==> job 9285: inputs <==
==> flow/design.v <==
`timescale 1ns / 1ps
module gain_core #(
    parameter integer DWIDTH = 16,  
    parameter integer GWIDTH = 16,  
    parameter integer FBITS  = 12   
)(
    input  wire                     clk,
    input  wire                     rst_n,      
    input  wire                     ce,         
    input  wire                     en,         
    input  wire signed [DWIDTH-1:0] data_i,     
    input  wire signed [GWIDTH-1:0] data_gain,  
    output reg  signed [DWIDTH-1:0] data_o      
);
    wire signed [DWIDTH+GWIDTH-1:0] mult_raw;
    wire signed [DWIDTH+GWIDTH-1:0] mult_rounded;
    wire signed [DWIDTH+GWIDTH-1-FBITS:0] mult_scaled;
    localparam signed [DWIDTH-1:0] MAX_VAL = {1'b0, {(DWIDTH-1){1'b1}}};  
    localparam signed [DWIDTH-1:0] MIN_VAL = {1'b1, {(DWIDTH-1){1'b0}}};  
    assign mult_raw = data_i * data_gain;
    assign mult_rounded = mult_raw + (1 << (FBITS-1));
    assign mult_scaled = mult_rounded >>> FBITS;
    always @(posedge clk) begin
        if (!rst_n) begin
            data_o <= 0;
        end else if (ce) begin
            if (!en) begin
                data_o <= data_i;
            end else begin
                if (mult_scaled > MAX_VAL) begin
                    data_o <= MAX_VAL;
                end else if (mult_scaled < MIN_VAL) begin
                    data_o <= MIN_VAL;
                end else begin
                    data_o <= mult_scaled[DWIDTH-1:0];
                end
            end
        end
    end
endmodule
`timescale 1ns / 1ps
module axis_gain_wrapper #(
    parameter integer C_S_AXI_DATA_WIDTH = 32,
    parameter integer C_S_AXI_ADDR_WIDTH = 4,
    parameter integer AUDIO_WIDTH        = 16,
    parameter integer GAIN_FBITS         = 12
)(
    input  wire aclk,
    input  wire aresetn,
    input  wire [31:0] s_axis_tdata,
    input  wire        s_axis_tlast,
    input  wire        s_axis_tvalid,
    output wire        s_axis_tready,
    output wire [31:0] m_axis_tdata,
    output wire        m_axis_tlast,
    output wire        m_axis_tvalid,
    input  wire        m_axis_tready,
    input  wire [C_S_AXI_ADDR_WIDTH-1:0] s_axi_awaddr,
    input  wire                          s_axi_awvalid,
    output reg                           s_axi_awready,
    input  wire [C_S_AXI_DATA_WIDTH-1:0] s_axi_wdata,
    input  wire [3:0]                    s_axi_wstrb,
    input  wire                          s_axi_wvalid,
    output reg                           s_axi_wready,
    output reg  [1:0]                    s_axi_bresp,
    output reg                           s_axi_bvalid,
    input  wire                          s_axi_bready,
    input  wire [C_S_AXI_ADDR_WIDTH-1:0] s_axi_araddr,
    input  wire                          s_axi_arvalid,
    output reg                           s_axi_arready,
    output reg  [C_S_AXI_DATA_WIDTH-1:0] s_axi_rdata,
    output reg  [1:0]                    s_axi_rresp,
    output reg                           s_axi_rvalid,
    input  wire                          s_axi_rready
);
    reg [31:0] reg_control;
    reg [31:0] reg_gain_l;
    reg [31:0] reg_gain_r;
    wire [1:0] addr_w = s_axi_awaddr[3:2];
    wire [1:0] addr_r = s_axi_araddr[3:2];
    always @(posedge aclk) begin
        if (!aresetn) begin
            s_axi_awready <= 1'b0;
            s_axi_wready  <= 1'b0;
            s_axi_bvalid  <= 1'b0;
            s_axi_bresp   <= 2'b00;
            reg_control <= 32'b0;
            reg_gain_l  <= 32'h0000_1000;  
            reg_gain_r  <= 32'h0000_1000;
        end else begin
            if (!s_axi_awready && s_axi_awvalid && s_axi_wvalid) begin
                s_axi_awready <= 1'b1;
                s_axi_wready  <= 1'b1;
                case (addr_w)
                    2'h0: reg_control <= s_axi_wdata;
                    2'h1: reg_gain_l  <= s_axi_wdata;
                    2'h2: reg_gain_r  <= s_axi_wdata;
                    default: ;
                endcase
            end else begin
                s_axi_awready <= 1'b0;
                s_axi_wready  <= 1'b0;
            end
            if (s_axi_awready && !s_axi_bvalid) begin
                s_axi_bvalid <= 1'b1;
                s_axi_bresp  <= 2'b00;
            end else if (s_axi_bready) begin
                s_axi_bvalid <= 1'b0;
            end
        end
    end
    always @(posedge aclk) begin
        if (!aresetn) begin
            s_axi_arready <= 1'b0;
            s_axi_rvalid  <= 1'b0;
            s_axi_rdata   <= 32'b0;
            s_axi_rresp   <= 2'b00;
        end else begin
            if (!s_axi_arready && s_axi_arvalid) begin
                s_axi_arready <= 1'b1;
                s_axi_rvalid  <= 1'b1;
                case (addr_r)
                    2'h0: s_axi_rdata <= reg_control;
                    2'h1: s_axi_rdata <= reg_gain_l;
                    2'h2: s_axi_rdata <= reg_gain_r;
                    default: s_axi_rdata <= 32'b0;
                endcase
            end else begin
                s_axi_arready <= 1'b0;
                if (s_axi_rvalid && s_axi_rready)
                    s_axi_rvalid <= 1'b0;
            end
        end
    end
    reg valid_d;
    reg last_d;
    wire stream_ready = m_axis_tready || !valid_d;
    assign s_axis_tready = stream_ready;
    assign m_axis_tvalid = valid_d;
    assign m_axis_tlast  = last_d;
    wire core_ce     = stream_ready;
    wire gain_enable = reg_control[0];
    gain_core #(
        .DWIDTH(AUDIO_WIDTH),
        .GWIDTH(16),
        .FBITS (GAIN_FBITS)
    ) u_gain_l (
        .clk       (aclk),
        .rst_n     (aresetn),
        .ce        (core_ce),
        .en        (gain_enable),
        .data_i    (s_axis_tdata[15:0]),
        .data_gain (reg_gain_l[15:0]),
        .data_o    (m_axis_tdata[15:0])
    );
    gain_core #(
        .DWIDTH(AUDIO_WIDTH),
        .GWIDTH(16),
        .FBITS (GAIN_FBITS)
    ) u_gain_r (
        .clk       (aclk),
        .rst_n     (aresetn),
        .ce        (core_ce),
        .en        (gain_enable),
        .data_i    (s_axis_tdata[31:16]),
        .data_gain (reg_gain_r[15:0]),
        .data_o    (m_axis_tdata[31:16])
    );
    always @(posedge aclk) begin
        if (!aresetn) begin
            valid_d <= 1'b0;
            last_d  <= 1'b0;
        end else if (stream_ready) begin
            valid_d <= s_axis_tvalid;
            last_d  <= s_axis_tlast;
        end
    end
endmodule
==> flow/run.sh <==
#!/bin/bash
# the make line also repeats each setting of config.mk as NAME=value (left out here)
make -C /OpenROAD-flow-scripts/flow DESIGN_CONFIG=/design/flow/config.mk WORK_HOME=/design/flow/orfs CLKGATE_MAP_FILE= finish
==> flow/config.mk <==
export PLATFORM = sky130hd
export DESIGN_NAME = axis_gain_wrapper
export DESIGN_NICKNAME = axis_gain_wrapper
export VERILOG_FILES = /design/flow/design.v
export SDC_FILE = /design/flow/constraint.sdc
export NUM_CORES = 4
export LEC_CHECK = 0
export ABC_AREA = 1
export CAP_MARGIN = 20
export CORE_ASPECT_RATIO = 0.5
export CORE_MARGIN = 2
export CORE_UTILIZATION = 72
export CTS_CLUSTER_DIAMETER = 291
export CTS_CLUSTER_SIZE = 98
export PLACE_DENSITY = 0.35
export SETUP_SLACK_MARGIN = -0.45
export SLEW_MARGIN = 20
export TNS_END_PERCENT = 10
==> flow/constraint.sdc <==
create_clock -name core_clock -period 4.53 [get_ports {aclk}]
set_input_delay 0.9060 -clock core_clock [delete_from_list [all_inputs] [get_ports {aclk}]]
set_output_delay 0.9060 -clock core_clock [all_outputs]
set_load 0.01 [all_outputs]
==> job 5069: changes against job 9285 <==
- ABC_AREA: 1 -> default
- CORE_ASPECT_RATIO: 0.5 -> default
- CORE_UTILIZATION: 72 -> 61
- CTS_CLUSTER_DIAMETER: 291 -> default
- CTS_CLUSTER_SIZE: 98 -> default
- PLACE_DENSITY: 0.35 -> 0.39
- SETUP_SLACK_MARGIN: -0.45 -> default
- TNS_END_PERCENT: 10 -> default
==> flow/constraint.sdc (replaced) <==
create_clock -name core_clock -period 8.85 [get_ports {aclk}]
set_input_delay 1.7700 -clock core_clock [delete_from_list [all_inputs] [get_ports {aclk}]]
set_output_delay 1.7700 -clock core_clock [all_outputs]
set_load 0.01 [all_outputs]
==> job 440: changes against job 9285 <==
- ABC_AREA: 1 -> default
- CORE_ASPECT_RATIO: 0.5 -> default
- CORE_UTILIZATION: 72 -> 40
- CTS_CLUSTER_DIAMETER: 291 -> 358
- CTS_CLUSTER_SIZE: 98 -> 78
- PLACE_DENSITY: 0.35 -> 0.37
- SETUP_SLACK_MARGIN: -0.45 -> default
- TNS_END_PERCENT: 10 -> default
==> flow/constraint.sdc (replaced) <==
create_clock -name core_clock -period 8.0 [get_ports {aclk}]
set_input_delay 1.6000 -clock core_clock [delete_from_list [all_inputs] [get_ports {aclk}]]
set_output_delay 1.6000 -clock core_clock [all_outputs]
set_load 0.01 [all_outputs]
==> comparison table <==
	job 9285	job 440	job 5069
Setup repair after global routing missed its margin	true	true	false
Core Area	0.0377 mm2	0.0645 mm2	0.0421 mm2
Die boundary width	281 um	260 um	211 um
Final cell count without fillers	4675	4162	3692
Library cell appearing most often on the critical path	sky130_fd_sc_hd__nand2_1	sky130_fd_sc_hd__fa_1	sky130_fd_sc_hd__fa_1
Worst Setup Slack post-DPL	-2.78 ns	-0.503 ns	0.150 ns
FF-to-FF setup slack	-2.71 ns	0.95 ns	1.58 ns
Adder-Cell Fraction of Synth Area	0.449	0.475	0.475
Result of the run	failed layout checks	complete, no violations	complete, no violations
Reasons for failing layout checks	setup timing	-	-
Yosys Instances	3771	3002	3002
Post-DP Area	0.0323 mm2	0.0304 mm2	0.0288 mm2
Post-detailed-route via-to-cell ratio	5.92	4.94	5.56
Largest incremental delay on the critical path	0.76 ns	0.55 ns	0.54 ns
Worst Setup SP	s_axis_tdata[31]	s_axis_tdata[22]	s_axis_tdata[25]
Global-route wire length before repair	145 mm	125 mm	114 mm
Largest voltage drop on the vdd net	0.352 mV	0.141 mV	0.163 mV
Final weighted congestion in routability-driven placement	1.05	0.823	0.943
Depth of the worst register-to-register path	27	22	26
Per-instance average area after synthesis	7.34 um2	8.70 um2	8.70 um2
Clock latency at the later pin of the worst-skew pair	0.45 ns	0.51 ns	0.48 ns
